--- design/flow/config.mk ---
export PLATFORM = sky130hd
export DESIGN_NAME = SuperBallPickupMasterRotaryChampionDeluxe5
export DESIGN_NICKNAME = SuperBallPickupMasterRotaryChampionDeluxe5
export VERILOG_FILES = /design/flow/design.v
export SDC_FILE = /design/flow/constraint.sdc
export NUM_CORES = 4
export LEC_CHECK = 0
export ABC_AREA = 0
export CAP_MARGIN = 20
export CORE_ASPECT_RATIO = 1.78
export CORE_MARGIN = 2
export CORE_UTILIZATION = 40
export CTS_CLUSTER_DIAMETER = 88
export GPL_TIMING_DRIVEN = 0
export MAX_ROUTING_LAYER = met4
export MIN_ROUTING_LAYER = met1
export SLEW_MARGIN = 10
--- design/flow/constraint.sdc ---
create_clock -name core_clock -period 5.73 [get_ports {clk}]
set_input_delay 1.1460 -clock core_clock [delete_from_list [all_inputs] [get_ports {clk}]]
set_output_delay 1.1460 -clock core_clock [all_outputs]
set_load 0.01 [all_outputs]
--- design/flow/design.v ---
`timescale 1ns / 1ps
module Contador_Comparador(
	input	clk, rst,
	input enable,
	output reg iguales	
	);
reg [25:0] CuentaCada20ns;
always @ (posedge rst or posedge clk) 
	begin
	  if (rst) CuentaCada20ns <= 0;  
	  else if (iguales) CuentaCada20ns <= 0;
			else if (enable) CuentaCada20ns <= CuentaCada20ns +1;
			else CuentaCada20ns <= CuentaCada20ns;
	end
always @(CuentaCada20ns)
	begin
		if (CuentaCada20ns == 5_000) 
			iguales = 'b1; 
		else iguales = 0;
end
endmodule
`timescale 1ns / 1ps
module Debouncer(
    input Clock,
    input Reset,
    input Switch,
    output reg One_Shot,
	 output reg Sw_Clean
    );
	 parameter [2:0] Ini  = 'b000;
	 parameter [2:0] Shot = 'b001;
	 parameter [2:0] Off1 = 'b011;
	 parameter [2:0] Sw_1 = 'b010;
	 parameter [2:0] Off2 = 'b110;
	 wire Delay_End;
	 reg [2:0] Status;
	 always @ (posedge Reset, posedge Clock)
		begin
			if (Reset)
				Status <= Ini;
			else
				case (Status)
					Ini: if (Switch)
						Status <= Shot;
					else
						Status <= Ini; 
					Shot: Status <= Off1;
					Off1: if (Delay_End)
						Status <= Sw_1;
					else
						Status <= Off1;
					Sw_1: if (~Switch)
						Status <= Off2;
					else
						Status <= Sw_1;
					Off2: if (Delay_End)
						Status <= Ini;
					else
						Status <= Off2;
					default: Status <= Ini;
				endcase
		end
	always @ (Status)
		begin
			case (Status)
				Ini:  begin One_Shot = 'b0; Sw_Clean = 'b0; end
				Shot: begin One_Shot = 'b1; Sw_Clean = 'b0; end
				Off1: begin One_Shot = 'b0; Sw_Clean = 'b1; end
				Sw_1: begin One_Shot = 'b0; Sw_Clean = 'b0; end
				Off2: begin One_Shot = 'b0; Sw_Clean = 'b1; end
				default: begin One_Shot = 'b0; Sw_Clean = 'b0; end
			endcase
		end
	Contador_Comparador CC(.clk(Clock), .rst(Reset), .enable(Switch), .iguales(Delay_End));
endmodule
`timescale 1ns / 1ps
module MaquinaEstados(
	input A,
	input B,
	input clk,
	input reset,
	output reg inc,
	output reg dec
);
parameter espera = 'b0000;
parameter a_0    = 'b0001; 
parameter a_1    = 'b0010; 
parameter b_0    = 'b0011; 
parameter b_1    = 'b0100; 
reg [2:0] estado;
always @ (posedge clk, posedge reset)
begin
	if(reset)
		estado <= 0;
	else
	begin
		case(estado)
		espera:
		begin
			if(A == 1 && B == 0) estado <= a_0;
			else if(B == 1 && A == 0) estado <= b_0;
		end
		a_0:
		begin
			if(B)	estado <= a_1;
		end
		b_0:
		begin
			if(A) estado <= b_1;
		end
		a_1:
		begin
			estado <= espera;
		end
		b_1:
		begin
			estado <= espera;
		end
		default:	estado <= espera;
		endcase
	end
end
always @ (estado)
begin
	case(estado)
	espera:
	begin
		inc = 0;
		dec = 0;
	end
	a_0:
	begin
		inc = 0;
		dec = 0;
	end
	b_0:
	begin
		inc = 0;
		dec = 0;
	end
	a_1:
	begin
		inc = 1;
		dec = 0;
	end
	b_1:
	begin
		inc = 0;
		dec = 1;
	end
	default:
	begin
		inc = 0;
		dec = 0;
	end
	endcase
end
endmodule
`timescale 1ns / 1ps
module SumadorRotary #(parameter [11:0] resetValue = 12'd0)(
	input clk,
	input reset,
	input inc,
	input dec,
	output reg [15:0] result
    );
parameter increase = 15;
	always @ (posedge reset or posedge clk)
		begin
		if(reset) result <= resetValue;
		else if(inc)
		begin
			result <= result+increase;
		end
		else if(dec)
		begin
				result <= result-increase;
		end
		end
endmodule
`timescale 1ns / 1ps
module RotaryEncoders #(parameter [11:0] resetValue = 12'd0)(
	input clk,
	input reset,
	input LeftA,
	input LeftB,
	input RightA,
	input RightB,
	output [15:0] result,
	output [15:0] result2,
	output moved		 
    );
	 wire LeftA_shot;
	 wire LeftB_shot;
	 wire RightA_shot;
	 wire RightB_shot;
	 wire increase;
	 wire decrease;
	 wire [15:0] res;
	 wire increase2;
	 wire decrease2;
	 wire [15:0] res2;
	 Debouncer deb1(.Clock(clk), .Reset(reset), .Switch(LeftA), .Sw_Clean(LeftA_shot));
	 Debouncer deb2(.Clock(clk), .Reset(reset), .Switch(LeftB), .Sw_Clean(LeftB_shot));
	 MaquinaEstados maquina1(.A(LeftA_shot), .B(LeftB_shot), .clk(clk), .reset(reset), .inc(increase), .dec(decrease));
	 SumadorRotary #(resetValue) sumador(.clk(clk), .reset(reset), .inc(increase), .dec(decrease), .result(res));
	 Debouncer deb4(.Clock(clk), .Reset(reset), .Switch(RightA), .Sw_Clean(RightA_shot));
	 Debouncer deb3(.Clock(clk), .Reset(reset), .Switch(RightB), .Sw_Clean(RightB_shot));
	 MaquinaEstados maquina2(.A(RightA_shot), .B(RightB_shot), .clk(clk), .reset(reset), .inc(increase2), .dec(decrease2));
	 SumadorRotary #(resetValue) sumador2(.clk(clk), .reset(reset), .inc(increase2), .dec(decrease2), .result(res2));
	 assign result = res;
	 assign result2 = res2;
	 assign moved = increase | decrease | increase2 | decrease2;
endmodule
`timescale 1ns / 1ps
module clockdiv(
	input wire clk,		 
	input wire clr,		 
	output wire dclk,		 
	output wire segclk	 
	);
reg [16:0] q;
always @(posedge clk or posedge clr)
begin
	if (clr == 1)
		q <= 0;
	else
		q <= q + 1;
end
assign segclk = q[16];
assign dclk = q[0];
endmodule
`timescale 1ns / 1ps
module vga640x480(
	input wire clk,			      
	input wire pix_en,		      
	input wire moved,		      
	input wire clr,	           
	input [15:0] posx,
	input [15:0] posy,
	input [15:0] posx2,
	input [15:0] posy2,
	output wire hsync,		  
	output wire vsync,		 
	output reg[2:0] red,	      
	output reg[2:0] green,    
	output reg[1:0] blue,	    
	output [3:0] score1,
	output [3:0] score2
	);
parameter cursor_width  = 20;
parameter cursor_height = 20;
parameter ball_size = 10;
reg [15:0] ball_x;
reg [15:0] ball_y;
localparam [6:0] cursor_size_player1 = 20;
localparam [6:0] cursor_size_player2 = 20;
reg [3:0] player1_score;
reg [3:0] player2_score;
reg [7:0] player1_color;
reg [7:0] player2_color;
parameter hpixels  = 800;        
parameter vlines   = 521;       
parameter hpulse   = 96; 	    
parameter vpulse   = 2; 	   
parameter hbp      = 144; 	  
parameter hfp      = 784; 	 
parameter vbp      = 31;   
parameter vfp      = 511; 
reg [9:0] hc;
reg [9:0] vc;
always @(posedge clk or posedge clr)
begin
	if (clr == 1)
	begin
		hc <= 0;
		vc <= 0;
	end
	else if (pix_en)
	begin
		if (hc < hpixels - 1)
			hc <= hc + 1;
		else
		begin
			hc <= 0;
			if (vc < vlines - 1)
				vc <= vc + 1;
			else
				vc <= 0;
		end
	end
end
assign hsync = (hc < hpulse) ? 0:1;
assign vsync = (vc < vpulse) ? 0:1;
reg printH_player1;
reg printV_player1;
reg printH_ball;
reg printV_ball;
reg printH_player2;
reg printV_player2;
always @*
begin
	printV_player1 = (vc > vbp + posy && vc < vbp + posy + cursor_size_player1);
	printV_player2 = (vc > vbp + posy2 && vc < vbp + posy2 + cursor_size_player2);
	printV_ball    = (vc > vbp + ball_y && vc < vbp + ball_y + ball_size);
end
always @*
begin
	printH_player1 = (hc > hbp + posx && hc < hbp + posx + cursor_size_player1);
	printH_player2 = (hc > hbp + posx2 && hc < hbp + posx2 + cursor_size_player2);
	printH_ball    = (hc > hbp + ball_x && hc < hbp + ball_x + ball_size);
end
always @ (printH_player1, printV_player1, printH_player2, printV_player2, printH_ball, printV_ball, player1_color, player2_color)
begin
	if(printH_player1 && printV_player1 && printH_ball && printV_ball && printH_player2 && printV_player2)
	begin
		red = 3'b101;
		green = 3'b110;
		blue = 2'b01;
	end
	else if(printH_player1 && printV_player1)
	begin
		red = player1_color[7:5];
		green = player1_color[4:2];
		blue = player1_color[1:0];
	end
	else if(printH_player2 && printV_player2)
	begin
		red = player2_color[7:5];
		green = player2_color[4:2];
		blue = player2_color[1:0];
	end
	else if(printH_ball && printV_ball)
	begin
		red = 3'b001;
		green = 3'b111;
		blue = 2'b01;
	end
	else
	begin
		red = 3'b000;
		green = 3'b000;
		blue = 2'b00;
	end
end
reg [8:0] random;
always @(posedge clk or posedge clr)
begin
	if (clr == 1)
		random <= 0;
	else if (pix_en)
	begin
		if (random == 400)
			random <= 0;
		else
			random <= random + 1'b1;
	end
end
reg moved_q;
always @(posedge clk or posedge clr)
begin
	if (clr == 1)
	begin
		moved_q <= 0;
		ball_x <= 300;
		ball_y <= 300;
		player1_score <= 0;
		player2_score <= 0;
		player1_color <= 8'b11100110;
		player2_color <= 8'b00101011;
	end
	else
	begin
		moved_q <= moved;
		if (moved_q)
		begin
			if((ball_x >= posx && ball_x <= posx + cursor_size_player1) && (ball_y >= posy && ball_y <= posy + cursor_size_player1))
			begin
				ball_x <= random[8:0] ;
				ball_y <= random[8:0] ;
				player1_score <= player1_score + 1;
				player1_color <= player1_color+1;
			end
			else if((ball_x >= posx2 && ball_x <= posx2 + cursor_size_player2) && (ball_y >= posy2 && ball_y <= posy2 + cursor_size_player2))
			begin
				ball_x <= random[8:0] ;
				ball_y <= random[8:0] ;
				player2_score <= player2_score + 1;
				player2_color <= player2_color+1;
			end
		end
	end
end
assign score1 = player1_score;
assign score2 = player2_score;
endmodule
`timescale 1ns / 1ps
module nCounter #(parameter integer limit=2, parameter busSize = 4)(
    input clk, enable, rst,
    output reg [busSize-1:0] count,
	 output reg overflow
    );
	 always @ (posedge rst, posedge clk)
	 begin
		if(rst)
		begin
			count<='b0;
			overflow <= 0;
		end
		else
		begin
		overflow <= 0;
		if(count == limit)  
			begin
				count<='b0;
				overflow <= 1;
			end
		else if(enable)
			count<=count+'b1;
		end
	 end
endmodule
`timescale 1ns / 1ps
module Timer #(parameter busSize = 26, parameter binTime = 50_000_000)(
    input clk, enable, rst,
    output reg toggle
    );
	 reg [busSize-1:0] localCount;
	 reg [busSize-1:0] limit;
	always @ (posedge rst, posedge clk) 
	begin
		if (rst) begin localCount <= 0; limit <= binTime; end
		else if (toggle) localCount <= 0;
		else if (enable) localCount <= localCount +1;
	end
	always @ (limit, localCount) 
	begin
		if (localCount == limit) toggle = 'b1; 
		else toggle = 'b0;
	end
endmodule
`timescale 1ns / 1ps
module Mux4_4(
    input [3:0] numA,
	 input [3:0] numB,
	 input [3:0] numC,
	 input [3:0] numD,
    input [1:0] sw,
    output [3:0] out
    );
	 assign out = (sw[0] == 1) ? (sw[1] == 1 ? numD : numB) : (sw[1] == 1 ? numC : numA);
endmodule
`timescale 1ns / 1ps
module bin_to_hex(
    input w,
    input x,
    input y,
    input z,
    output [6:0] num
    );
		assign num[6]= (~w&~x&~y&z)| (~w&x&~y&~z)| (w&x&~y&z)| (w&~x&y&z);
		assign num[5]= (w&x&y&z)| (w&x&y&~z)| (w&x&~y&~z)| (w&~x&y&z)|(~w&x&y&~z)|(~w&x&~y&z);
		assign num[4]= (~w&~x&y&~z)| (w&x&~y&~z)| (w&x&y);
		assign num[3]= (x&y&z)| (~x&~y&z)| (w&~x&y&~z)| (~w&x&~y&~z);
		assign num[2]= (~w&z)| (~x&~y&z)| (~w&x&~y);
		assign num[1] = (~w&~x&~y&z)| (~w&~x&y&z)| (~w&~x&y&~z)| (~w&x&y&z)| (w&x&~y&z);
		assign num[0]= (~w&~x&~y)| (~w&x&y&z)| (w&x&~y&~z);
endmodule
`timescale 1ns / 1ps
module Display(
	 input clk,
	 input rst,
	 input [3:0]A, 
	 input [3:0]B, 
	 input [3:0]C, 
	 input [3:0]D,
    output [6:0] numOut,
    output [3:0] transistor
    );
	 wire tggl;
	 wire [1:0] switcher;
	 wire [3:0] currentNumber;
	 Timer #(22, 250_000) dispTimer(.clk(clk), .enable(1'b1), .rst(rst), .toggle(tggl));  
	 nCounter #(4, 2) switch(.clk(clk),.count(switcher), .enable(tggl), .rst(rst), .overflow());  
	 Mux4_4 numbers(.sw(switcher), .numA(D), .numB(C), .numC(B), .numD(A), .out(currentNumber));
	 Mux4_4 oneCold(.sw(switcher), .numA(4'b0111), .numB(4'b1011), .numC(4'b1101), .numD(4'b1110), .out(transistor));
	 bin_to_hex converter(.w(currentNumber[3]),.x(currentNumber[2]),.y(currentNumber[1]),.z(currentNumber[0]), .num(numOut));	 
endmodule
`timescale 1ns / 1ps
module SuperBallPickupMasterRotaryChampionDeluxe5(
	input LeftA,
	input LeftB,
	input RightA,
	input RightB,
	input LeftA2,
	input LeftB2,
	input RightA2,
	input RightB2,
	input wire clk,			 
	input wire reset,			 
	output wire [6:0] seg,	 
	output wire [3:0] an,	 
	output wire dp,			 
	output wire [2:0] red,	 
	output wire [2:0] green, 
	output wire [1:0] blue,	 
	output wire hsync,		 
	output wire vsync,			 
	output resetOut
	);
wire segclk;
wire dclk;
assign dp = 1;
wire [15:0] posx;
wire [15:0] posy;
wire [15:0] posx2;
wire [15:0] posy2;
wire moved1;
wire moved2;
RotaryEncoders #(12'd100) rot(.clk(clk),.reset(reset), .LeftA(LeftA),.LeftB(LeftB),.RightA(RightA),.RightB(RightB),.result(posx),.result2(posy),.moved(moved1));
RotaryEncoders #(12'd400) rot2(.clk(clk),.reset(reset), .LeftA(LeftA2),.LeftB(LeftB2),.RightA(RightA2),.RightB(RightB2),.result(posx2),.result2(posy2),.moved(moved2));
clockdiv U1(.clk(clk),.clr(reset),.segclk(segclk),.dclk(dclk));
wire [3:0] score1;
wire [3:0] score2;
vga640x480 U3(.clk(clk),.pix_en(~dclk),.moved(moved1 | moved2),.clr(reset),.hsync(hsync),.vsync(vsync), .posx(posx), .posy(posy),  .posx2(posx2), .posy2(posy2), .red(red),.green(green),.blue(blue),.score1(score1),.score2(score2));
Display outputDisp(.clk(clk),.rst(reset),.A(4'b0001),.B(score1),.C(4'b0010),.D(score2),.numOut(seg),.transistor(an));
assign resetOut = reset;
endmodule
--- design/flow/run.sh ---
#!/bin/bash
# the make line also repeats each setting of config.mk as NAME=value (left out here)
make -C /OpenROAD-flow-scripts/flow DESIGN_CONFIG=/design/flow/config.mk WORK_HOME=/design/flow/orfs CLKGATE_MAP_FILE= finish
==> impl_metrics.csv, run 1 <==
group,metric,value,unit
run_status,run_status,"complete, but fails checks",
run_status,so_faults,"setup timing",
timing,fmax,174,MHz
timing,tightestPinTransition,1.04,ns
worst_hold_path,holdPathStages,1,
yosys,netlist-cell-type-count,90,
global_routing,first_global_vias,23400,
global_routing,grt_antenna_before_repair,0,
die,core,70600,um^2
clock_network,cts_tree,"yes",
die,die_area,73600,um^2
clock_network,root_buffer,"sky130_fd_sc_hd__clkbuf_16",
place,finalWeightedCongestion,0.896,
yosys,synthXorXnorAreaFrac,0.126,
job,warning_count,69,
place,number_of_buffers_added_on_ports,24,
timing,fin_crit,5.74,ns
place,detailedPlacementHpwl,52000,um
power_and_ir_drop,pwr.group.combinational,0.584,mW
yosys,top_area_frac,0.336,
clock_network,clk-insertion-delay-late,0.58,ns
global_routing,grt_use_total,0.197,
critical_path,crit_end,"green[2]",
critical_path,cp_num_cells,18,
worst_hold_path,holdCritPathClass,"reg2reg",
critical_path,critical_path_origin,"rot.sumador2.result[1]$_DFFE_PP0P_",
yosys,synth.net_count,3396,
power_and_ir_drop,peakVddDrop,0.210,mV
clock_network,cts_max_path_buffers,3,
timing,hold_violations,0,
timing,holdWs,0.421,ns
power_and_ir_drop,power.share.sequential,0.509,
route,detail_route.first_pass.iterations,7,
power_and_ir_drop,power_group_with_the_largest_share,"registers",
route,routed-via-count,22800,
timing,fin_crit_sh,1.00,
yosys,adder_cell_share_of_the_synthesized_area,0.133,
route,vias_per_inst,5.44,
timing,rsz_0062_raised_after_global_routing,"true",
yosys,yosys_cells,3086,
critical_path,reg2regPathDepth,16,
route,initial_drt_markers,957,
power_and_ir_drop,switching_power,1.77,mW
die,initCoreUtil,0.404,
critical_path,max_stage_delay,0.52,ns
yosys,synth-compound-area-share,0.117,
critical_path,path_buffers,4,
critical_path,critical-path-top-delay-family,"simple AND/OR/NAND/NOR gates",
yosys,synth-area-yosys,28500,um^2
critical_path,path_max_fanout,7,
yosys,most_common_cell,"sky130_fd_sc_hd__dfrtp_1",
yosys,synth_area,28500,um^2
timing,worst_clock_skew,0.0282,ns
power_and_ir_drop,power_switching_share,0.263,
global_routing,grt_remaining_overflow,0,
clock_network,clk_pin_slew_worst_setup_hold_paths,0.07,ns
timing,slew_violations,0,
timing,worst_slew_margin_rel,0.290,
die,horizontal_extent_of_the_die,204,um
critical_path,timing.setup.critical_path_class,"reg2out",
clock_network,cts_num_sinks,420,
yosys,synth_top_cell_by_area,"sky130_fd_sc_hd__dfrtp_1",
finish,area.growth.synth_to_final,14.9,%
global_routing,grt_max_degree,39,
power_and_ir_drop,p_leak,14.8,nW
place,placed_cells,4048,
critical_path,cp_cell_sequence,"buf_4, or4_4, and2_4, inv_1, ha_2, xnor2_2, ha_1, or3_1, o21ai_1, a21oi_2, a31oi_1, o21ai_1, o211ai_1, nand3_2, buf_12, mux2_2, a221o_1, buf_6",
finish,stdcell_count,4189,
critical_path,reg2reg_from,"rot.sumador.result[4]$_DFFE_PP0P_",
die,num_io_pins,33,
yosys,synthesis.yosys.warnings,9,
route,wl_per_cell,16.8,um
power_and_ir_drop,power.clock.fraction,0.404,
power_and_ir_drop,intPower,4.94,mW
critical_path,critical_path_arrival,4.59,ns
yosys,share_of_the_yosys_chip_area_belonging_to_registers,0.370,
clock_network,inserted_clock_buffers,41,
clock_network,cts_htree_levels,2,
worst_hold_path,hold_path.startpoint,"rot.deb2.Status[3]$_DFF_PP0_",
power_and_ir_drop,power_sequential,3.41,mW
yosys,post_synth_most_frequent_cells,"sky130_fd_sc_hd__dfrtp_1, sky130_fd_sc_hd__ha_1, sky130_fd_sc_hd__xnor2_1",
worst_hold_path,worstHoldEndpoint,"rot.deb2.Status[4]$_DFF_PP0_",
power_and_ir_drop,combinationalPowerShare,0.087,
finish,filler_cell_count,6867,
yosys,post_synth_main_logic_family,"simple AND/OR/NAND/NOR gates",
route,totalWireLength,70300,um
finish,nNetsFinal,3543,
yosys,yosys-mux-area-fraction,0.0169,
place,pre_cts_slack,-0.997,ns
critical_path,setup.worst_path.start_class,"flip-flop",
yosys,post_synth_main_area_contributors,"sky130_fd_sc_hd__dfrtp_1, sky130_fd_sc_hd__ha_1, sky130_fd_sc_hd__xnor2_1",
critical_path,critical_path_required,4.58,ns
critical_path,reg2reg_to,"U3.ball_x[7]$_DFFE_PP0P_",
route,antenna_left,0,
critical_path,register_to_register_setup_slack,1.22,ns
job,max-cap-violations,0,
power_and_ir_drop,power-per-cell-area,204,nW/um^2
global_routing,grt_pass1_wl,116000,um
die,placementRows,130,
yosys,synthCells,3086,
timing,layout_setup_ws,-0.00643,ns
yosys,post_synthesis_sequential_element_count,420,
route,drc_violation_count_after_routing,0,
yosys,postSynth.asyncResetShare,1.00,
yosys,syn_avg_cell_area,9.25,um^2
route,antenna_cells,0,
timing,setup_viol,1,
power_and_ir_drop,clock_distribution_power,2.71,mW
yosys,enable_flop_cells,0,
finish,final_util,0.465,
critical_path,crit_slowest_cell,"sky130_fd_sc_hd__or4_4",
yosys,post_synth_and_or_nand_nor_area_fraction,0.201,
critical_path,path_common_cell,"sky130_fd_sc_hd__o21ai_1",
critical_path,critPathCaptureType,"output port",
yosys,synth_top_flop_cell,"sky130_fd_sc_hd__dfrtp_1",
die,die.size.y,360,um
-- final cells by class --
cell class / instances / area [um^2] / share of cell area
buffer: 69 / 278 / 0.00847
clock inverter: 13 / 129 / 0.00393
timing repair buffer: 112 / 1090 / 0.0333
tap: 924 / 1160 / 0.0352
clock buffer: 62 / 1200 / 0.0365
inverter: 181 / 697 / 0.0212
multi-input combinational: 2408 / 17700 / 0.539
sequential: 420 / 10600 / 0.323
-- routing by layer --
| layer | GRT usage | share of wire | up-vias |
|---|---|---|---|
| met3 | 0.0192 | 0.023 | 203 |
| li1 | - | - | 11200 |
| met5 | - | 0 | - |
| met1 | 0.193 | 0.37 | 11000 |
| met4 | 0.110 | 0.060 | 0 |
| met2 | 0.372 | 0.55 | 325 |
-- through the flow --
step | TNS (ns) | instance area, um^2 | power (mW)
after CTS | 0 | 32500 | 6.82
final | -0.00643 | 32800 | 6.71
after global placement | -1663.58 | 29900 | 4.02
after floorplan | -402.65 | 28500 | 3.87
after detailed placement | -6.50 | 30200 | 4.05
after global routing | -0.659 | 32800 | 7.06
-- repair_timing --
action                                  CTS  global route
buffers inserted                         54            21
hold buffers                              0             0
gates cloned                              1             0
endpoints found under the setup margin    8             8
pin swaps                                40             8
resized                                 163            46
==> inputs of run 2 (changes only) <==
ABC_AREA = 1   (was 0)
CAP_MARGIN = 0   (was 20)
CORE_ASPECT_RATIO = not set   (was 1.78)
CORE_UTILIZATION = 70   (was 40)
CTS_CLUSTER_DIAMETER = not set   (was 88)
CTS_CLUSTER_SIZE = 15   (was not set)
GPL_TIMING_DRIVEN = not set   (was 0)
MAX_ROUTING_LAYER = not set   (was met4)
MIN_ROUTING_LAYER = not set   (was met1)
PLACE_DENSITY = 0.77   (was not set)
SLEW_MARGIN = 20   (was 10)
clock period = 11.3 ns   (was 5.73 ns; I/O delays follow)
==> impl_metrics.csv, run 2 <==
group,metric,value,unit
critical_path,reg2reg_to,"U3.player2_color[2]$_DFFE_PP0P_",
place,detailedPlacementHpwl,50800,um
yosys,synth-compound-area-share,0.105,
power_and_ir_drop,power_sequential,1.74,mW
yosys,yosys_cells,4161,
yosys,synth_area,30900,um^2
job,warning_count,73,
timing,rsz_0062_raised_after_global_routing,"false",
critical_path,timing.setup.critical_path_class,"reg2out",
route,vias_per_inst,5.61,
die,die_area,45900,um^2
global_routing,grt_use_total,0.305,
critical_path,crit_slowest_cell,"sky130_fd_sc_hd__dfrtp_1",
route,routed-via-count,27100,
place,finalWeightedCongestion,0.914,
clock_network,cts_htree_levels,2,
global_routing,grt_pass1_wl,119000,um
yosys,synthXorXnorAreaFrac,0.0666,
clock_network,inserted_clock_buffers,46,
critical_path,critical_path_origin,"U3.ball_x[1]$_DFFE_PP0P_",
yosys,syn_avg_cell_area,7.43,um^2
power_and_ir_drop,power_switching_share,0.259,
timing,setup_viol,0,
global_routing,grt_antenna_before_repair,0,
power_and_ir_drop,peakVddDrop,0.145,mV
yosys,top_area_frac,0.310,
yosys,synth_top_cell_by_area,"sky130_fd_sc_hd__dfrtp_1",
die,num_io_pins,33,
timing,holdWs,0.429,ns
run_status,run_status,"timing/DRC/antenna clean",
worst_hold_path,hold_path.startpoint,"rot.deb3.Status[3]$_DFF_PP0_",
timing,setup-tns-final,0,ns
finish,filler_cell_count,3480,
job,max-cap-violations,0,
die,horizontal_extent_of_the_die,214,um
yosys,post_synth_main_logic_family,"simple AND/OR/NAND/NOR gates",
power_and_ir_drop,power.clock.fraction,0.442,
power_and_ir_drop,power_group_with_the_largest_share,"registers",
timing,worst_slew_margin_rel,0.254,
worst_hold_path,holdPathStages,1,
yosys,synth-area-yosys,30900,um^2
yosys,most_common_cell,"sky130_fd_sc_hd__nand2_1",
critical_path,cp_num_cells,20,
power_and_ir_drop,power.share.sequential,0.468,
clock_network,cts_num_sinks,420,
clock_network,postCtsResizedCells,0,
critical_path,critPathCaptureType,"output port",
die,core,43900,um^2
critical_path,cp_cell_sequence,"inv_1, ha_1, xnor2_1, inv_1, ha_1, o21ai_0, nor2_1, nand2_1, nor2_1, a21oi_1, ha_1, a211o_1, a211oi_1, nand4_1, nor2_1, nand3_4, nand2_1, nor2_1, nor2_1, clkdlybuf4s50_1",
yosys,post_synth_main_area_contributors,"sky130_fd_sc_hd__dfrtp_1, sky130_fd_sc_hd__ha_1, sky130_fd_sc_hd__nand2_1",
power_and_ir_drop,pwr.group.combinational,0.333,mW
finish,area.growth.synth_to_final,8.46,%
timing,slew_violations,0,
global_routing,grt_remaining_overflow,0,
critical_path,setup.worst_path.start_class,"flip-flop",
critical_path,critical-path-top-delay-family,"simple AND/OR/NAND/NOR gates",
timing,fmax,139,MHz
yosys,enable_flop_cells,0,
yosys,post_synth_most_frequent_cells,"sky130_fd_sc_hd__nand2_1, sky130_fd_sc_hd__inv_1, sky130_fd_sc_hd__nor2_1",
die,die.size.y,214,um
critical_path,reg2reg_from,"rot.sumador2.result[2]$_DFFE_PP1P_",
route,totalWireLength,69400,um
yosys,post_synthesis_sequential_element_count,420,
die,placementRows,77,
yosys,postSynth.asyncResetShare,1.00,
place,pre_cts_slack,4.74,ns
route,drc_violation_count_after_routing,0,
critical_path,crit_end,"green[2]",
yosys,adder_cell_share_of_the_synthesized_area,0.122,
yosys,synthesis.yosys.warnings,9,
die,initCoreUtil,0.704,
yosys,netlist-cell-type-count,71,
timing,worst_clock_skew,0.0110,ns
timing,tightestPinTransition,1.11,ns
critical_path,path_max_fanout,9,
yosys,post_synth_and_or_nand_nor_area_fraction,0.278,
clock_network,post_cts_setup_buffer_count,0,
critical_path,critical_path_arrival,4.95,ns
timing,hold_violations,0,
global_routing,first_global_vias,25800,
route,wl_per_cell,14.3,um
global_routing,grt_max_degree,168,
route,antenna_left,0,
clock_network,cts_tree,"yes",
yosys,share_of_the_yosys_chip_area_belonging_to_registers,0.341,
timing,fin_crit,7.21,ns
critical_path,path_buffers,3,
power_and_ir_drop,p_leak,16.9,nW
clock_network,postCtsHoldBufs,0,
power_and_ir_drop,power-per-cell-area,111,nW/um^2
worst_hold_path,worstHoldEndpoint,"rot.deb3.Status[4]$_DFF_PP0_",
power_and_ir_drop,combinationalPowerShare,0.090,
critical_path,max_stage_delay,0.57,ns
yosys,yosys-mux-area-fraction,0,
clock_network,clk-insertion-delay-late,0.60,ns
clock_network,clk_pin_slew_worst_setup_hold_paths,0.06,ns
critical_path,critical_path_required,9.04,ns
clock_network,cts_max_path_buffers,3,
route,detail_route.first_pass.iterations,6,
timing,layout_setup_ws,4.09,ns
power_and_ir_drop,clock_distribution_power,1.64,mW
route,antenna_cells,0,
route,initial_drt_markers,2070,
timing,fin_crit_sh,0.638,
power_and_ir_drop,intPower,2.75,mW
finish,nNetsFinal,4520,
place,number_of_buffers_added_on_ports,31,
worst_hold_path,holdCritPathClass,"reg2reg",
critical_path,path_common_cell,"sky130_fd_sc_hd__nor2_1",
clock_network,root_buffer,"sky130_fd_sc_hd__clkbuf_16",
critical_path,register_to_register_setup_slack,7.33,ns
yosys,synthCells,4161,
yosys,synth.net_count,4471,
yosys,synth_top_flop_cell,"sky130_fd_sc_hd__dfrtp_1",
critical_path,reg2regPathDepth,18,
power_and_ir_drop,switching_power,0.960,mW
-- run 2: cell type report --
type | count | area [um^2] | share of cell area
Multi-Input combinational cell | 3042 | 17700 | 0.528
Sequential cell | 420 | 10600 | 0.315
Inverter | 657 | 2470 | 0.0737
Clock buffer | 66 | 1330 | 0.0395
Tap cell | 592 | 741 | 0.0221
Timing Repair Buffer | 43 | 425 | 0.0127
Clock inverter | 18 | 319 | 0.00951
-- run 2: routing by layer --
metal | GRT usage | share of wire | vias to the layer above | wire length [um]
li1 | - | - | 13800 | -
met1 | 0.422 | 0.47 | 12600 | 32600
met2 | 0.511 | 0.46 | 603 | 32100
met3 | 0.0360 | 0.047 | 110 | 3250
met4 | 0.0847 | 0.021 | 0 | 1480
met5 | 0 | 0 | - | 0
-- run 2: stage by stage --
| step | std cells | total power, mW | area (um^2) | utilization |
|---|---|---|---|---|
| global placement | 4754 | 2.07 | 31900 | 0.726 |
| CTS | 4838 | 3.74 | 33500 | 0.763 |
| detailed placement | 4754 | 2.09 | 31900 | 0.726 |
| global route | 4838 | 3.87 | 33500 | 0.763 |
| floorplan | 4161 | 2.00 | 30900 | - |
| finish | 4838 | 3.71 | 33500 | 0.763 |
==> inputs of run 3 (changes only) <==
CAP_MARGIN = 20   (was 0)
CELL_PAD_IN_SITES_GLOBAL_PLACEMENT = 0   (was not set)
CORE_ASPECT_RATIO = 1.35   (was not set)
CORE_MARGIN = 5   (was 2)
CORE_UTILIZATION = 56   (was 70)
CTS_CLUSTER_SIZE = not set   (was 15)
HOLD_SLACK_MARGIN = 0.09   (was not set)
MIN_ROUTING_LAYER = met1   (was not set)
PLACE_DENSITY = not set   (was 0.77)
PLACE_DENSITY_LB_ADDON = 0.12   (was not set)
SETUP_SLACK_MARGIN = 0.42   (was not set)
clock period = 5.63 ns   (was 11.3 ns; I/O delays follow)
==> impl_metrics.csv, run 3 <==
group,metric,value,unit
die,horizontal_extent_of_the_die,212,um
yosys,post_synthesis_sequential_element_count,420,
worst_hold_path,holdPathStages,1,
clock_network,cts_tree,"yes",
die,initCoreUtil,0.563,
clock_network,cts_htree_levels,2,
yosys,syn_avg_cell_area,7.43,um^2
global_routing,grt_pass1_wl,124000,um
power_and_ir_drop,totalPowerFinal,7.43,mW
clock_network,root_buffer,"sky130_fd_sc_hd__clkbuf_16",
power_and_ir_drop,power-per-cell-area,215,nW/um^2
yosys,yosys-mux-area-fraction,0,
critical_path,cp_cell_sequence,"inv_4, ha_4, nand2_4, nand3_4, or3_4, nand2_4, buf_4, buf_4, xnor2_2, ha_1, a21oi_1, nand3b_1, o211ai_1, nand2_1, nand4_1, nor2_4, nand3_4, buf_6, nand2_2, nor2_1, nor2_1, buf_2",
worst_hold_path,worstHoldEndpoint,"rot.deb2.Status[4]$_DFF_PP0_",
power_and_ir_drop,power_group_with_the_largest_share,"registers",
clock_network,cts_max_path_buffers,3,
power_and_ir_drop,clock_distribution_power,3.29,mW
route,vias_per_inst,5.42,
yosys,postSynth.asyncResetShare,1.00,
finish,filler_cell_count,5053,
global_routing,grt_max_degree,113,
timing,worst_slew_margin_rel,0.440,
critical_path,register_to_register_setup_slack,1.89,ns
yosys,most_common_cell,"sky130_fd_sc_hd__nand2_1",
yosys,adder_cell_share_of_the_synthesized_area,0.122,
timing,hold_violations,0,
power_and_ir_drop,p_leak,17.3,nW
yosys,synth-compound-area-share,0.105,
finish,ff_latch_area,10600,um^2
critical_path,reg2reg_from,"rot2.sumador.result[4]$_DFFE_PP1P_",
yosys,top_area_frac,0.310,
die,die.size.y,283,um
yosys,post_synth_main_area_contributors,"sky130_fd_sc_hd__dfrtp_1, sky130_fd_sc_hd__ha_1, sky130_fd_sc_hd__nand2_1",
yosys,synth_top_flop_cell,"sky130_fd_sc_hd__dfrtp_1",
finish,area_of_the_multi_input_gates,18000,um^2
timing,setup_viol,0,
power_and_ir_drop,intPower,5.48,mW
place,number_of_buffers_added_on_ports,31,
timing,tightestPinTransition,0.837,ns
worst_hold_path,holdCritPathClass,"reg2reg",
route,drc_violation_count_after_routing,0,
power_and_ir_drop,pwr.group.combinational,0.655,mW
die,core,54900,um^2
critical_path,setup.worst_path.start_class,"flip-flop",
finish,area.growth.synth_to_final,11.6,%
timing,setup-tns-final,0,ns
critical_path,path_buffers,5,
yosys,synthesis.yosys.warnings,9,
place,detailedPlacementHpwl,54200,um
critical_path,timing.setup.critical_path_class,"reg2out",
critical_path,max_stage_delay,0.57,ns
timing,fmax,197,MHz
yosys,yosys_cells,4161,
critical_path,critical_path_origin,"U3.ball_x[2]$_DFFE_PP1P_",
clock_network,inserted_clock_buffers,45,
route,totalWireLength,72700,um
critical_path,critPathCaptureType,"output port",
die,die_area,60100,um^2
critical_path,crit_slowest_cell,"sky130_fd_sc_hd__dfstp_2",
power_and_ir_drop,peakVddDrop,0.215,mV
clock_network,cts_num_sinks,420,
finish,nNetsFinal,4583,
critical_path,crit_end,"green[1]",
job,warning_count,72,
power_and_ir_drop,combinationalPowerShare,0.088,
yosys,post_synth_main_logic_family,"simple AND/OR/NAND/NOR gates",
yosys,post_synth_and_or_nand_nor_area_fraction,0.278,
route,antenna_cells,0,
yosys,synth_area,30900,um^2
power_and_ir_drop,switching_power,1.94,mW
timing,rsz_0062_raised_after_global_routing,"true",
yosys,post_synth_most_frequent_cells,"sky130_fd_sc_hd__nand2_1, sky130_fd_sc_hd__inv_1, sky130_fd_sc_hd__nor2_1",
global_routing,first_global_vias,26400,
critical_path,reg2regPathDepth,16,
timing,fin_crit_sh,0.900,
global_routing,grt_antenna_before_repair,0,
power_and_ir_drop,power_sequential,3.48,mW
yosys,synth-area-yosys,30900,um^2
die,placementRows,100,
critical_path,critical_path_arrival,3.94,ns
timing,worst_clock_skew,0.0225,ns
timing,fin_crit,5.07,ns
clock_network,clk-insertion-delay-late,0.60,ns
global_routing,grt_use_total,0.241,
yosys,synth_top_cell_by_area,"sky130_fd_sc_hd__dfrtp_1",
global_routing,grt_remaining_overflow,0,
die,num_io_pins,33,
yosys,synth.net_count,4471,
critical_path,reg2reg_to,"U3.player2_score[0]$_DFFE_PP0P_",
job,max-cap-violations,0,
route,routed-via-count,27200,
worst_hold_path,hold_path.startpoint,"rot.deb2.Status[3]$_DFF_PP0_",
yosys,synthCells,4161,
route,initial_drt_markers,1525,
power_and_ir_drop,power.share.sequential,0.469,
critical_path,path_max_fanout,5,
place,finalWeightedCongestion,0.908,
route,detail_route.first_pass.iterations,6,
timing,slew_violations,0,
route,wl_per_cell,14.5,um
yosys,synthXorXnorAreaFrac,0.0666,
route,antenna_left,0,
critical_path,critical-path-top-delay-family,"simple AND/OR/NAND/NOR gates",
yosys,share_of_the_yosys_chip_area_belonging_to_registers,0.341,
critical_path,cp_num_cells,22,
run_status,run_status,"timing/DRC/antenna clean",
power_and_ir_drop,power.clock.fraction,0.443,
critical_path,critical_path_required,4.50,ns
clock_network,clk_pin_slew_worst_setup_hold_paths,0.06,ns
yosys,enable_flop_cells,0,
clock_network,postCtsHoldBufs,0,
yosys,netlist-cell-type-count,71,
power_and_ir_drop,power_switching_share,0.262,
## run 3: repair_timing
item                       4_1_cts  5_1_grt
gates resized                   40       88
setup buffers                   17       31
setup endpoints to repair        8        8
pin swaps                       10       32
## run 3: cell type report
| cell class | count | share of cell area |
|---|---|---|
| clock inverters | 28 | 0.0115 |
| flip-flops and latches | 420 | 0.306 |
| multi-input cells | 3042 | 0.522 |
| well taps | 714 | 0.0259 |
| clock buffers | 54 | 0.0362 |
| repair buffers | 107 | 0.0263 |
| inverters | 657 | 0.0719 |
## run 3: per-layer routing
| layer | vias to the layer above | GRT usage | part of all wire |
|---|---|---|---|
| met5 | - | 0 | 0 |
| met4 | 0 | 0.0770 | 0.034 |
| met3 | 145 | 0.0279 | 0.034 |
| met2 | 469 | 0.441 | 0.51 |
| met1 | 12700 | 0.295 | 0.42 |
| li1 | 13900 | - | - |
## run 3: through the flow
stage / hold WS, ns / utilization / cells / setup WS [ns] / instance area [um^2]
2_1_floorplan: 0.417 / - / 4161 / -1.13 / 30900
3_3_place_gp: 0.422 / 0.586 / 4892 / 0.585 / 32200
3_5_place_dp: 0.429 / 0.586 / 4892 / 0.507 / 32200
4_1_cts: 0.444 / 0.620 / 4991 / 0.317 / 34000
5_1_grt: 0.469 / 0.629 / 5022 / 0.295 / 34500
6_report: 0.439 / 0.629 / 5022 / 0.564 / 34500
==> inputs of run 4 (changes only) <==
ABC_AREA = not set   (was 1)
CELL_PAD_IN_SITES_GLOBAL_PLACEMENT = not set   (was 0)
CORE_ASPECT_RATIO = not set   (was 1.35)
CORE_MARGIN = 2   (was 5)
CORE_UTILIZATION = 66   (was 56)
HOLD_SLACK_MARGIN = not set   (was 0.09)
MIN_ROUTING_LAYER = not set   (was met1)
PLACE_DENSITY_LB_ADDON = not set   (was 0.12)
SETUP_SLACK_MARGIN = 3.58   (was 0.42)
clock period = 13.3 ns   (was 5.63 ns; I/O delays follow)
==> impl_metrics.csv, run 4 <==
group,metric,value,unit
yosys,yosys_cells,3086,
timing,fin_crit_sh,0.642,
power_and_ir_drop,power_group_with_the_largest_share,"registers",
critical_path,timing.setup.critical_path_class,"reg2out",
timing,layout_setup_ws,4.77,ns
clock_network,clk-insertion-delay-late,0.60,ns
die,placementRows,76,
critical_path,reg2reg_from,"rot.sumador.result[4]$_DFFE_PP0P_",
power_and_ir_drop,totalPowerFinal,3.05,mW
critical_path,cp_cell_sequence,"inv_1, ha_1, nand2b_1, a21oi_1, xnor2_1, ha_1, nand4_1, nor3_1, a2111oi_0, nand4_1, or4b_1, nor4_1, nand3_1, mux2_2, a211oi_1, clkdlybuf4s50_1",
critical_path,crit_end,"green[0]",
power_and_ir_drop,intPower,2.27,mW
global_routing,grt_use_total,0.293,
run_status,run_status,"timing/DRC/antenna clean",
clock_network,inserted_clock_buffers,47,
global_routing,grt_antenna_before_repair,0,
die,initCoreUtil,0.666,
job,max-cap-violations,0,
critical_path,reg2reg_to,"U3.ball_x[7]$_DFFE_PP0P_",
critical_path,critical-path-top-delay-family,"simple AND/OR/NAND/NOR gates",
place,number_of_buffers_added_on_ports,31,
route,totalWireLength,63700,um
place,pre_cts_slack,5.50,ns
die,horizontal_extent_of_the_die,212,um
power_and_ir_drop,pwr.group.combinational,0.244,mW
yosys,synth-area-yosys,28500,um^2
global_routing,grt_max_degree,178,
clock_network,postCtsResizedCells,0,
die,die.size.y,212,um
yosys,netlist-cell-type-count,90,
power_and_ir_drop,combinationalPowerShare,0.080,
place,placed_cells,3636,
clock_network,cts_tree,"yes",
power_and_ir_drop,power_sequential,1.47,mW
worst_hold_path,worstHoldEndpoint,"rot2.deb1.Status[4]$_DFF_PP0_",
die,die_area,44900,um^2
yosys,post_synth_and_or_nand_nor_area_fraction,0.201,
route,drc_violation_count_after_routing,0,
timing,rsz_0062_raised_after_global_routing,"false",
finish,final_util,0.722,
clock_network,cts_max_path_buffers,3,
global_routing,grt_remaining_overflow,0,
yosys,adder_cell_share_of_the_synthesized_area,0.133,
worst_hold_path,hold_path.startpoint,"rot2.deb1.Status[3]$_DFF_PP0_",
yosys,yosys-mux-area-fraction,0.0169,
clock_network,root_buffer,"sky130_fd_sc_hd__clkbuf_16",
critical_path,register_to_register_setup_slack,8.50,ns
yosys,post_synth_most_frequent_cells,"sky130_fd_sc_hd__dfrtp_1, sky130_fd_sc_hd__ha_1, sky130_fd_sc_hd__xnor2_1",
yosys,synth_top_cell_by_area,"sky130_fd_sc_hd__dfrtp_1",
worst_hold_path,holdPathStages,1,
critical_path,reg2regPathDepth,15,
yosys,synth_area,28500,um^2
route,wl_per_cell,17.1,um
timing,slew_violations,0,
timing,fmax,117,MHz
route,initial_drt_markers,1381,
die,core,42900,um^2
finish,ff_latch_area,10600,um^2
yosys,most_common_cell,"sky130_fd_sc_hd__dfrtp_1",
job,warning_count,71,
clock_network,postCtsHoldBufs,0,
finish,stdcell_count,3722,
yosys,top_area_frac,0.336,
global_routing,first_global_vias,22100,
timing,hold_violations,0,
global_routing,grt_pass1_wl,108000,um
yosys,synthesis.yosys.warnings,9,
route,antenna_cells,0,
critical_path,max_stage_delay,0.63,ns
yosys,synth.net_count,3396,
timing,worst_clock_skew,0.0258,ns
finish,nNetsFinal,3410,
yosys,share_of_the_yosys_chip_area_belonging_to_registers,0.370,
place,finalWeightedCongestion,0.909,
critical_path,critical_path_arrival,5.87,ns
yosys,postSynth.asyncResetShare,1.00,
power_and_ir_drop,power-per-cell-area,98.6,nW/um^2
timing,tightestPinTransition,1.06,ns
route,detail_route.first_pass.iterations,5,
yosys,enable_flop_cells,0,
yosys,syn_avg_cell_area,9.25,um^2
yosys,synthXorXnorAreaFrac,0.126,
route,vias_per_inst,5.97,
yosys,post_synthesis_sequential_element_count,420,
power_and_ir_drop,peakVddDrop,0.131,mV
timing,worst_slew_margin_rel,0.291,
clock_network,post_cts_setup_buffer_count,0,
timing,setup-tns-final,0,ns
power_and_ir_drop,p_leak,14.3,nW
timing,setup_viol,0,
power_and_ir_drop,power_switching_share,0.258,
critical_path,cp_num_cells,16,
critical_path,setup.worst_path.start_class,"flip-flop",
yosys,synth_top_flop_cell,"sky130_fd_sc_hd__dfrtp_1",
clock_network,clk_pin_slew_worst_setup_hold_paths,0.06,ns
power_and_ir_drop,switching_power,0.789,mW
clock_network,cts_num_sinks,420,
critical_path,path_buffers,2,
power_and_ir_drop,power.clock.fraction,0.438,
die,num_io_pins,33,
power_and_ir_drop,power.share.sequential,0.482,
critical_path,critPathCaptureType,"output port",
yosys,synthCells,3086,
route,routed-via-count,22200,
place,detailedPlacementHpwl,45900,um
yosys,synth-compound-area-share,0.117,
route,antenna_left,0,
critical_path,path_max_fanout,9,
yosys,post_synth_main_logic_family,"simple AND/OR/NAND/NOR gates",
critical_path,critical_path_required,10.64,ns
clock_network,cts_htree_levels,2,
power_and_ir_drop,clock_distribution_power,1.34,mW
finish,area_of_the_multi_input_gates,17000,um^2
yosys,post_synth_main_area_contributors,"sky130_fd_sc_hd__dfrtp_1, sky130_fd_sc_hd__ha_1, sky130_fd_sc_hd__xnor2_1",
finish,filler_cell_count,3209,
finish,area.growth.synth_to_final,8.52,%
worst_hold_path,holdCritPathClass,"reg2reg",
critical_path,crit_slowest_cell,"sky130_fd_sc_hd__dfstp_2",
critical_path,critical_path_origin,"rot.sumador2.result[2]$_DFFE_PP1P_",
timing,fin_crit,8.53,ns
[run 4: area by class of cell]
class / instances / area share
tap: 585 / 0.0236
clock inverter: 23 / 0.00909
multi-input combinational: 2407 / 0.549
timing repair buffer: 43 / 0.0135
sequential: 420 / 0.341
inverter: 181 / 0.0221
clock buffer: 63 / 0.0418
[run 4: metrics by stage]
stage,instance area (um^2),hold WS (ns)
3_5_place_dp,29400,0.419
4_1_cts,31000,0.431
6_report,31000,0.427
2_1_floorplan,28500,0.408
3_3_place_gp,29400,0.417
5_1_grt,31000,0.439
[run 4: routing by layer]
metal  track usage  part of all wire  vias to the layer above
li1              -                 -                    10900
met1         0.389              0.45                    10800
met2         0.497              0.48                      426
met3        0.0356             0.037                      109
met4        0.0971             0.029                        0
met5             0                 0                        -
==> inputs of run 5 (changes only) <==
ABC_AREA = 1   (was not set)
CELL_PAD_IN_SITES_GLOBAL_PLACEMENT = 1   (was not set)
CORE_ASPECT_RATIO = 0.69   (was not set)
CORE_MARGIN = 7   (was 2)
CORE_UTILIZATION = 50   (was 66)
CTS_CLUSTER_SIZE = 77   (was not set)
MAX_ROUTING_LAYER = met4   (was not set)
SETUP_SLACK_MARGIN = not set   (was 3.58)
SLEW_MARGIN = 25   (was 20)
TNS_END_PERCENT = 50   (was not set)
clock period = 8.32 ns   (was 13.3 ns; I/O delays follow)
==> impl_metrics.csv, run 5 <==
group,metric,value,unit
run_status,run_status,"timing/DRC/antenna clean",
timing,rsz_0062_raised_after_global_routing,"false",
yosys,top_area_frac,0.310,
place,detailedPlacementHpwl,57100,um
critical_path,reg2reg_to,"U3.player2_color[4]$_DFFE_PP0P_",
global_routing,grt_max_degree,156,
route,met2_length,29100,um
global_routing,grt_pass1_wl,126000,um
timing,worst_slew_margin_rel,0.338,
worst_hold_path,holdCritPathClass,"reg2reg",
critical_path,critical_path_origin,"U3.ball_x[2]$_DFFE_PP1P_",
yosys,enable_flop_cells,0,
timing,hold_violations,0,
power_and_ir_drop,peakVddDrop,0.164,mV
clock_network,postCtsResizedCells,0,
timing,fin_crit_sh,0.814,
clock_network,post_cts_setup_buffer_count,0,
job,max-cap-violations,0,
worst_hold_path,holdPathStages,1,
critical_path,reg2regPathDepth,18,
timing,worst_clock_skew,0.0254,ns
route,highest_layer,"met4",
route,routed-via-count,26200,
critical_path,reg2reg_from,"rot2.sumador.result[4]$_DFFE_PP1P_",
critical_path,crit_slowest_cell,"sky130_fd_sc_hd__dfstp_2",
clock_network,root_buffer,"sky130_fd_sc_hd__clkbuf_16",
timing,setup_viol,0,
power_and_ir_drop,power.clock.fraction,0.438,
yosys,synth_area,30900,um^2
critical_path,path_max_fanout,13,
clock_network,inserted_clock_buffers,46,
critical_path,critPathCaptureType,"output port",
die,core,61000,um^2
critical_path,register_to_register_setup_slack,4.60,ns
yosys,synth-area-yosys,30900,um^2
critical_path,critical-path-top-delay-family,"simple AND/OR/NAND/NOR gates",
route,wl_met1,41500,um
power_and_ir_drop,p_leak,16.9,nW
yosys,post_synth_and_or_nand_nor_area_fraction,0.278,
route,drc_violation_count_after_routing,0,
timing,tightestPinTransition,0.992,ns
global_routing,grt_remaining_overflow,0,
yosys,post_synth_main_area_contributors,"sky130_fd_sc_hd__dfrtp_1, sky130_fd_sc_hd__ha_1, sky130_fd_sc_hd__nand2_1",
die,num_io_pins,33,
yosys,most_common_cell,"sky130_fd_sc_hd__nand2_1",
route,antenna_left,0,
yosys,synth-compound-area-share,0.105,
finish,area.growth.synth_to_final,9.21,%
clock_network,cts_tree,"yes",
yosys,netlist-cell-type-count,71,
route,wl_per_cell,14.8,um
job,warning_count,73,
worst_hold_path,worstHoldEndpoint,"rot2.deb1.Status[4]$_DFF_PP0_",
critical_path,crit_end,"blue[0]",
clock_network,cts_htree_levels,2,
place,postPlaceCellArea,32200,um^2
yosys,post_synth_main_logic_family,"simple AND/OR/NAND/NOR gates",
clock_network,clk_pin_slew_worst_setup_hold_paths,0.06,ns
power_and_ir_drop,power-per-cell-area,148,nW/um^2
clock_network,cts_num_sinks,420,
power_and_ir_drop,power_group_with_the_largest_share,"registers",
power_and_ir_drop,clock_distribution_power,2.18,mW
finish,nNetsFinal,4519,
route,detail_route.first_pass.iterations,6,
place,number_of_buffers_added_on_ports,31,
route,vias_per_inst,5.18,
yosys,synth.net_count,4471,
critical_path,path_common_cell,"sky130_fd_sc_hd__nor2_1",
die,die_area,69100,um^2
global_routing,grt_use_total,0.224,
route,totalWireLength,74900,um
power_and_ir_drop,power.share.sequential,0.473,
global_routing,grt_antenna_before_repair,0,
yosys,synthCells,4161,
critical_path,path_buffers,2,
die,die.size.y,221,um
die,placementRows,75,
clock_network,postCtsHoldBufs,0,
critical_path,setup.worst_path.start_class,"flip-flop",
critical_path,critical_path_arrival,5.11,ns
yosys,synth_top_flop_cell,"sky130_fd_sc_hd__dfrtp_1",
global_routing,first_global_vias,24300,
timing,fmax,148,MHz
clock_network,cts_max_path_buffers,3,
critical_path,critical_path_required,6.66,ns
timing,setup-tns-final,0,ns
critical_path,timing.setup.critical_path_class,"reg2out",
power_and_ir_drop,power_switching_share,0.267,
yosys,synthXorXnorAreaFrac,0.0666,
yosys,post_synth_most_frequent_cells,"sky130_fd_sc_hd__nand2_1, sky130_fd_sc_hd__inv_1, sky130_fd_sc_hd__nor2_1",
route,wl_met3,3290,um
yosys,synth_top_cell_by_area,"sky130_fd_sc_hd__dfrtp_1",
power_and_ir_drop,pwr.group.combinational,0.444,mW
critical_path,max_stage_delay,0.76,ns
place,finalWeightedCongestion,0.914,
yosys,yosys_cells,4161,
power_and_ir_drop,switching_power,1.33,mW
yosys,synthesis.yosys.warnings,9,
timing,slew_violations,0,
die,horizontal_extent_of_the_die,313,um
power_and_ir_drop,power_sequential,2.36,mW
timing,fin_crit,6.77,ns
power_and_ir_drop,intPower,3.65,mW
route,antenna_cells,0,
die,initCoreUtil,0.507,
power_and_ir_drop,combinationalPowerShare,0.089,
yosys,post_synthesis_sequential_element_count,420,
critical_path,cp_num_cells,20,
yosys,yosys-mux-area-fraction,0,
yosys,postSynth.asyncResetShare,1.00,
yosys,syn_avg_cell_area,7.43,um^2
worst_hold_path,hold_path.startpoint,"rot2.deb1.Status[3]$_DFF_PP0_",
yosys,share_of_the_yosys_chip_area_belonging_to_registers,0.341,
clock_network,clk-insertion-delay-late,0.61,ns
yosys,adder_cell_share_of_the_synthesized_area,0.122,
critical_path,cp_cell_sequence,"inv_1, ha_1, nand2_1, nand3_1, o21ai_0, nand2_1, nor2_1, nand2_1, nor2_1, a21oi_1, ha_1, a211o_1, a211oi_1, nand4_1, nor2_1, nand3_4, nand2_1, nor2_1, nor2_1, clkdlybuf4s50_1",
finish,design_area,33800,um^2
route,initial_drt_markers,2069,
[run 5: layout make-up]
cell class	count	area [um^2]
Clock inverter	20	317
Multi-Input combinational cell	3042	17700
Timing Repair Buffer	42	418
Tap cell	808	1010
Inverter	657	2470
Sequential cell	420	10600
Fill cell	5891	27200
Clock buffer	64	1280
[run 5: metrics by stage]
| step | power, mW | util | worst slack (ns) | instances | hold WS, ns |
|---|---|---|---|---|---|
| 3_3_place_gp | 2.83 | 0.527 | 2.26 | 4969 | 0.423 |
| 2_1_floorplan | 2.72 | - | 1.02 | 4161 | 0.417 |
| 6_report | 4.98 | 0.554 | 1.55 | 5053 | 0.435 |
| 5_1_grt | 5.24 | 0.554 | 1.17 | 5053 | 0.454 |
| 4_1_cts | 5.06 | 0.554 | 1.51 | 5053 | 0.440 |
| 3_5_place_dp | 2.84 | 0.527 | 2.20 | 4969 | 0.425 |
[run 5: metal layers]
metal,vias up,track usage
met1,11900,0.351
met2,440,0.307
met3,64,0.0278
li1,13800,-
met5,-,-
met4,0,0.0401
==> inputs of run 6 (changes only) <==
CELL_PAD_IN_SITES_GLOBAL_PLACEMENT = not set   (was 1)
CORE_ASPECT_RATIO = not set   (was 0.69)
CORE_MARGIN = 2   (was 7)
CORE_UTILIZATION = 72   (was 50)
CTS_CLUSTER_DIAMETER = 29   (was not set)
CTS_CLUSTER_SIZE = 72   (was 77)
MAX_ROUTING_LAYER = not set   (was met4)
PLACE_DENSITY_LB_ADDON = 0.01   (was not set)
SETUP_SLACK_MARGIN = 1.33   (was not set)
SLEW_MARGIN = 20   (was 25)
TNS_END_PERCENT = not set   (was 50)
clock period = 5.63 ns   (was 8.32 ns; I/O delays follow)
==> impl_metrics.csv, run 6 <==
group,metric,value,unit
timing,setup_viol,0,
yosys,synth.net_count,4471,
route,wl_met3,5870,um
yosys,synth_top_flop_cell,"sky130_fd_sc_hd__dfrtp_1",
power_and_ir_drop,power_sequential,3.50,mW
place,detailedPlacementHpwl,51600,um
place,placed_cells,4702,
yosys,synthesis.yosys.warnings,9,
critical_path,timing.setup.critical_path_class,"reg2out",
route,antenna_left,0,
route,totalWireLength,82300,um
worst_hold_path,holdCritPathClass,"reg2reg",
power_and_ir_drop,power_switching_share,0.249,
yosys,adder_cell_share_of_the_synthesized_area,0.122,
clock_network,root_buffer,"sky130_fd_sc_hd__clkbuf_16",
die,initCoreUtil,0.734,
finish,filler_cell_count,2377,
route,antenna_cells,0,
critical_path,reg2reg_to,"U3.player2_score[1]$_DFFE_PP0P_",
timing,slew_violations,0,
yosys,syn_avg_cell_area,7.43,um^2
route,highest_layer,"met4",
critical_path,critical_path_origin,"U3.ball_x[2]$_DFFE_PP1P_",
clock_network,cts_max_path_buffers,3,
global_routing,first_global_vias,28600,
finish,design_area,36500,um^2
critical_path,path_buffers,5,
timing,tightestPinTransition,0.969,ns
yosys,netlist-cell-type-count,71,
critical_path,critical-path-top-delay-family,"simple AND/OR/NAND/NOR gates",
clock_network,cts_htree_levels,3,
yosys,most_common_cell,"sky130_fd_sc_hd__nand2_1",
critical_path,crit_slowest_cell,"sky130_fd_sc_hd__dfstp_2",
place,finalWeightedCongestion,0.940,
yosys,enable_flop_cells,0,
worst_hold_path,worstHoldEndpoint,"rot2.deb4.Status[4]$_DFF_PP0_",
power_and_ir_drop,power-per-cell-area,284,nW/um^2
critical_path,cp_cell_sequence,"inv_4, ha_4, nand2_4, nand3_4, o21ai_2, nand2_2, buf_4, buf_4, ha_1, inv_1, nor2_1, a31oi_1, o21ai_0, nand4_1, nor2_4, nand3_4, nand2_2, nor2_1, nor2_1, buf_2",
power_and_ir_drop,intPower,7.80,mW
critical_path,path_common_cell,"sky130_fd_sc_hd__nor2_1",
finish,area.growth.synth_to_final,18.1,%
yosys,yosys_cells,4161,
yosys,synth-area-yosys,30900,um^2
critical_path,path_max_fanout,8,
finish,nNetsFinal,4645,
global_routing,grt_pass1_wl,133000,um
timing,hold_violations,0,
yosys,post_synth_main_area_contributors,"sky130_fd_sc_hd__dfrtp_1, sky130_fd_sc_hd__ha_1, sky130_fd_sc_hd__nand2_1",
finish,area_of_the_multi_input_gates,18200,um^2
power_and_ir_drop,combinationalPowerShare,0.066,
route,vias_per_inst,5.99,
global_routing,grt_antenna_before_repair,0,
worst_hold_path,holdPathStages,1,
place,number_of_buffers_added_on_ports,31,
clock_network,cts_tree,"yes",
yosys,post_synthesis_sequential_element_count,420,
timing,fmax,195,MHz
critical_path,setup.worst_path.start_class,"flip-flop",
critical_path,critPathCaptureType,"output port",
global_routing,grt_use_total,0.360,
yosys,synth_top_cell_by_area,"sky130_fd_sc_hd__dfrtp_1",
yosys,synth_area,30900,um^2
die,die_area,44600,um^2
yosys,post_synth_most_frequent_cells,"sky130_fd_sc_hd__nand2_1, sky130_fd_sc_hd__inv_1, sky130_fd_sc_hd__nor2_1",
critical_path,critical_path_required,4.50,ns
power_and_ir_drop,power_group_with_the_largest_share,"clock",
timing,fin_crit_sh,0.909,
power_and_ir_drop,power.share.sequential,0.338,
critical_path,cp_num_cells,20,
clock_network,cts_num_sinks,420,
job,max-cap-violations,0,
finish,ff_latch_area,10600,um^2
job,warning_count,76,
worst_hold_path,hold_path.startpoint,"rot2.deb4.Status[3]$_DFF_PP0_",
power_and_ir_drop,p_leak,18.3,nW
finish,final_util,0.867,
clock_network,inserted_clock_buffers,95,
die,num_io_pins,33,
yosys,postSynth.asyncResetShare,1.00,
timing,holdWs,0.444,ns
yosys,synth-compound-area-share,0.105,
yosys,top_area_frac,0.310,
timing,fin_crit,5.12,ns
place,postPlaceCellArea,31900,um^2
die,placementRows,75,
run_status,run_status,"timing/DRC/antenna clean",
global_routing,grt_remaining_overflow,0,
route,initial_drt_markers,3085,
power_and_ir_drop,totalPowerFinal,10.4,mW
clock_network,clk_pin_slew_worst_setup_hold_paths,0.06,ns
route,drc_violation_count_after_routing,0,
timing,rsz_0062_raised_after_global_routing,"true",
critical_path,max_stage_delay,0.60,ns
yosys,synthCells,4161,
power_and_ir_drop,switching_power,2.58,mW
critical_path,register_to_register_setup_slack,1.81,ns
yosys,post_synth_and_or_nand_nor_area_fraction,0.278,
route,wl_per_cell,16.6,um
timing,worst_slew_margin_rel,0.354,
die,die.size.y,211,um
power_and_ir_drop,clock_distribution_power,6.19,mW
power_and_ir_drop,pwr.group.combinational,0.685,mW
critical_path,reg2regPathDepth,16,
yosys,yosys-mux-area-fraction,0,
timing,worst_clock_skew,0.0449,ns
global_routing,grt_max_degree,150,
clock_network,postCtsHoldBufs,0,
yosys,post_synth_main_logic_family,"simple AND/OR/NAND/NOR gates",
yosys,share_of_the_yosys_chip_area_belonging_to_registers,0.341,
route,wl_met1,34100,um
route,routed-via-count,29700,
power_and_ir_drop,power.clock.fraction,0.596,
clock_network,clk-insertion-delay-late,0.66,ns
critical_path,critical_path_arrival,3.99,ns
die,horizontal_extent_of_the_die,211,um
die,core,42100,um^2
power_and_ir_drop,peakVddDrop,0.399,mV
yosys,synthXorXnorAreaFrac,0.0666,
critical_path,reg2reg_from,"rot2.sumador.result[4]$_DFFE_PP1P_",
route,met2_length,39100,um
critical_path,crit_end,"red[0]",
finish,stdcell_count,4956,
route,detail_route.first_pass.iterations,7,
-- run 6: final cells by class --
cell class                 instances  area share
clock buffer                     117      0.0715
multi-input combinational       3042       0.498
sequential                       420       0.289
inverter                         657      0.0683
tap                              539      0.0185
timing repair buffer             119      0.0273
clock inverter                    62      0.0272
-- run 6: repair_timing --
item,in CTS,in global routing
resized,100,97
endpoints found under the setup margin,8,12
pin swaps,29,46
setup buffers,28,47
-- run 6: metrics by stage --
stage	setup slack, ns	setup TNS (ns)
global placement	0.631	0
detailed placement	0.530	0
global route	0.389	0
floorplan	-1.13	-433.29
finish	0.510	0
CTS	0.647	0
-- run 6: per-layer routing --
metal	vias up	global-route usage
met4	0	0.145
met5	-	0
met2	1312	0.602
met3	321	0.0607
met1	14000	0.466
li1	14100	-
==> inputs of run 7 (changes only) <==
ABC_AREA = not set   (was 1)
CAP_MARGIN = 15   (was 20)
CTS_CLUSTER_DIAMETER = not set   (was 29)
CTS_CLUSTER_SIZE = not set   (was 72)
PLACE_DENSITY_LB_ADDON = not set   (was 0.01)
SETUP_SLACK_MARGIN = not set   (was 1.33)
clock period = 8.73 ns   (was 5.63 ns; I/O delays follow)
==> impl_metrics.csv, run 7 <==
group,metric,value,unit
power_and_ir_drop,clock_distribution_power,2.10,mW
critical_path,path_max_fanout,9,
global_routing,grt_pass1_wl,110000,um
yosys,enable_flop_cells,0,
worst_hold_path,holdPathStages,1,
clock_network,cts_num_sinks,420,
power_and_ir_drop,intPower,3.56,mW
place,placed_cells,3569,
worst_hold_path,worstHoldEndpoint,"rot2.deb3.Status[4]$_DFF_PP0_",
timing,fmax,135,MHz
finish,area.growth.synth_to_final,8.53,%
route,vias_per_inst,6.23,
clock_network,root_buffer,"sky130_fd_sc_hd__clkbuf_16",
die,horizontal_extent_of_the_die,203,um
route,initial_drt_markers,1741,
timing,hold_violations,0,
critical_path,critPathCaptureType,"output port",
yosys,netlist-cell-type-count,90,
clock_network,cts_tree,"yes",
yosys,synth-area-yosys,28500,um^2
yosys,post_synth_main_area_contributors,"sky130_fd_sc_hd__dfrtp_1, sky130_fd_sc_hd__ha_1, sky130_fd_sc_hd__xnor2_1",
critical_path,cp_num_cells,16,
timing,setup_viol,0,
critical_path,critical_path_arrival,5.64,ns
clock_network,post_cts_setup_buffer_count,0,
critical_path,critical_path_required,6.98,ns
timing,setup-tns-final,0,ns
die,initCoreUtil,0.733,
route,totalWireLength,64500,um
power_and_ir_drop,power_group_with_the_largest_share,"registers",
critical_path,reg2reg_to,"U3.ball_x[7]$_DFFE_PP0P_",
critical_path,critical_path_origin,"rot.sumador2.result[2]$_DFFE_PP1P_",
yosys,post_synthesis_sequential_element_count,420,
yosys,synth-compound-area-share,0.117,
power_and_ir_drop,power.share.sequential,0.475,
critical_path,cp_cell_sequence,"inv_1, ha_1, nand2b_1, a21oi_1, xnor2_1, ha_1, nand4_1, nor3_1, a2111oi_0, nand4_1, or4b_1, nor4_1, nand3_1, mux2_2, a211oi_1, clkdlybuf4s50_1",
clock_network,cts_max_path_buffers,3,
critical_path,register_to_register_setup_slack,4.00,ns
finish,stdcell_count,3651,
die,num_io_pins,33,
place,detailedPlacementHpwl,45900,um
yosys,synth.net_count,3396,
power_and_ir_drop,combinationalPowerShare,0.080,
place,postPlaceCellArea,29300,um^2
clock_network,postCtsHoldBufs,0,
yosys,synth_top_cell_by_area,"sky130_fd_sc_hd__dfrtp_1",
global_routing,grt_max_degree,163,
critical_path,timing.setup.critical_path_class,"reg2out",
timing,holdWs,0.430,ns
critical_path,crit_slowest_cell,"sky130_fd_sc_hd__dfstp_2",
worst_hold_path,hold_path.startpoint,"rot2.deb3.Status[3]$_DFF_PP0_",
power_and_ir_drop,power_switching_share,0.247,
route,detail_route.first_pass.iterations,6,
critical_path,critical-path-top-delay-family,"simple AND/OR/NAND/NOR gates",
job,max-cap-violations,0,
yosys,synth_top_flop_cell,"sky130_fd_sc_hd__dfrtp_1",
power_and_ir_drop,p_leak,14.3,nW
power_and_ir_drop,power_sequential,2.25,mW
route,routed-via-count,22800,
finish,nNetsFinal,3407,
yosys,synthesis.yosys.warnings,9,
critical_path,path_buffers,2,
global_routing,grt_antenna_before_repair,0,
job,warning_count,73,
clock_network,clk-insertion-delay-late,0.58,ns
clock_network,clk_pin_slew_worst_setup_hold_paths,0.06,ns
clock_network,postCtsResizedCells,0,
place,finalWeightedCongestion,0.939,
yosys,top_area_frac,0.336,
yosys,adder_cell_share_of_the_synthesized_area,0.133,
power_and_ir_drop,peakVddDrop,0.208,mV
timing,slew_violations,0,
yosys,post_synth_most_frequent_cells,"sky130_fd_sc_hd__dfrtp_1, sky130_fd_sc_hd__ha_1, sky130_fd_sc_hd__xnor2_1",
yosys,yosys_cells,3086,
timing,tightestPinTransition,1.07,ns
yosys,yosys-mux-area-fraction,0.0169,
route,drc_violation_count_after_routing,0,
route,wl_per_cell,17.7,um
die,die_area,41300,um^2
critical_path,reg2regPathDepth,15,
power_and_ir_drop,switching_power,1.17,mW
route,antenna_left,0,
power_and_ir_drop,power.clock.fraction,0.445,
global_routing,first_global_vias,22700,
timing,fin_crit_sh,0.846,
critical_path,max_stage_delay,0.64,ns
yosys,post_synth_and_or_nand_nor_area_fraction,0.201,
die,die.size.y,203,um
timing,fin_crit,7.38,ns
power_and_ir_drop,power-per-cell-area,153,nW/um^2
power_and_ir_drop,totalPowerFinal,4.73,mW
critical_path,reg2reg_from,"rot.sumador.result[4]$_DFFE_PP0P_",
place,number_of_buffers_added_on_ports,31,
global_routing,grt_remaining_overflow,0,
timing,rsz_0062_raised_after_global_routing,"false",
yosys,syn_avg_cell_area,9.25,um^2
power_and_ir_drop,pwr.group.combinational,0.380,mW
yosys,synthCells,3086,
die,placementRows,72,
route,antenna_cells,0,
critical_path,crit_end,"green[0]",
timing,worst_slew_margin_rel,0.266,
yosys,synth_area,28500,um^2
clock_network,cts_htree_levels,2,
yosys,post_synth_main_logic_family,"simple AND/OR/NAND/NOR gates",
run_status,run_status,"timing/DRC/antenna clean",
yosys,share_of_the_yosys_chip_area_belonging_to_registers,0.370,
timing,worst_clock_skew,0.0191,ns
finish,design_area,31000,um^2
yosys,postSynth.asyncResetShare,1.00,
global_routing,grt_use_total,0.319,
yosys,most_common_cell,"sky130_fd_sc_hd__dfrtp_1",
die,core,38900,um^2
critical_path,setup.worst_path.start_class,"flip-flop",
worst_hold_path,holdCritPathClass,"reg2reg",
clock_network,inserted_clock_buffers,44,
yosys,synthXorXnorAreaFrac,0.126,
run 7: cell type report:
class,instances,area [um^2]
Multi-Input combinational cell,2407,17000
Sequential cell,420,10600
Fill cell,2517,7940
Clock buffer,65,1310
Inverter,181,683
Tap cell,518,648
Timing Repair Buffer,43,425
Clock inverter,17,337
run 7: metrics by stage:
step                      worst slack, ns   util
after CTS                            1.40  0.796
final                                1.35  0.796
after floorplan                      1.35      -
after global placement               2.18  0.753
after global routing                 1.06  0.796
after detailed placement             2.02  0.753
run 7: layer usage:
metal	GRT usage	share of wire	routed length, um	vias to the layer above
li1	-	-	-	10900
met1	0.415	0.43	27700	11100
met5	0	0	0	-
met2	0.549	0.49	31700	630
met4	0.124	0.033	2150	0
met3	0.0369	0.045	2910	156
Power is estimated from default activity; no workload was simulated.
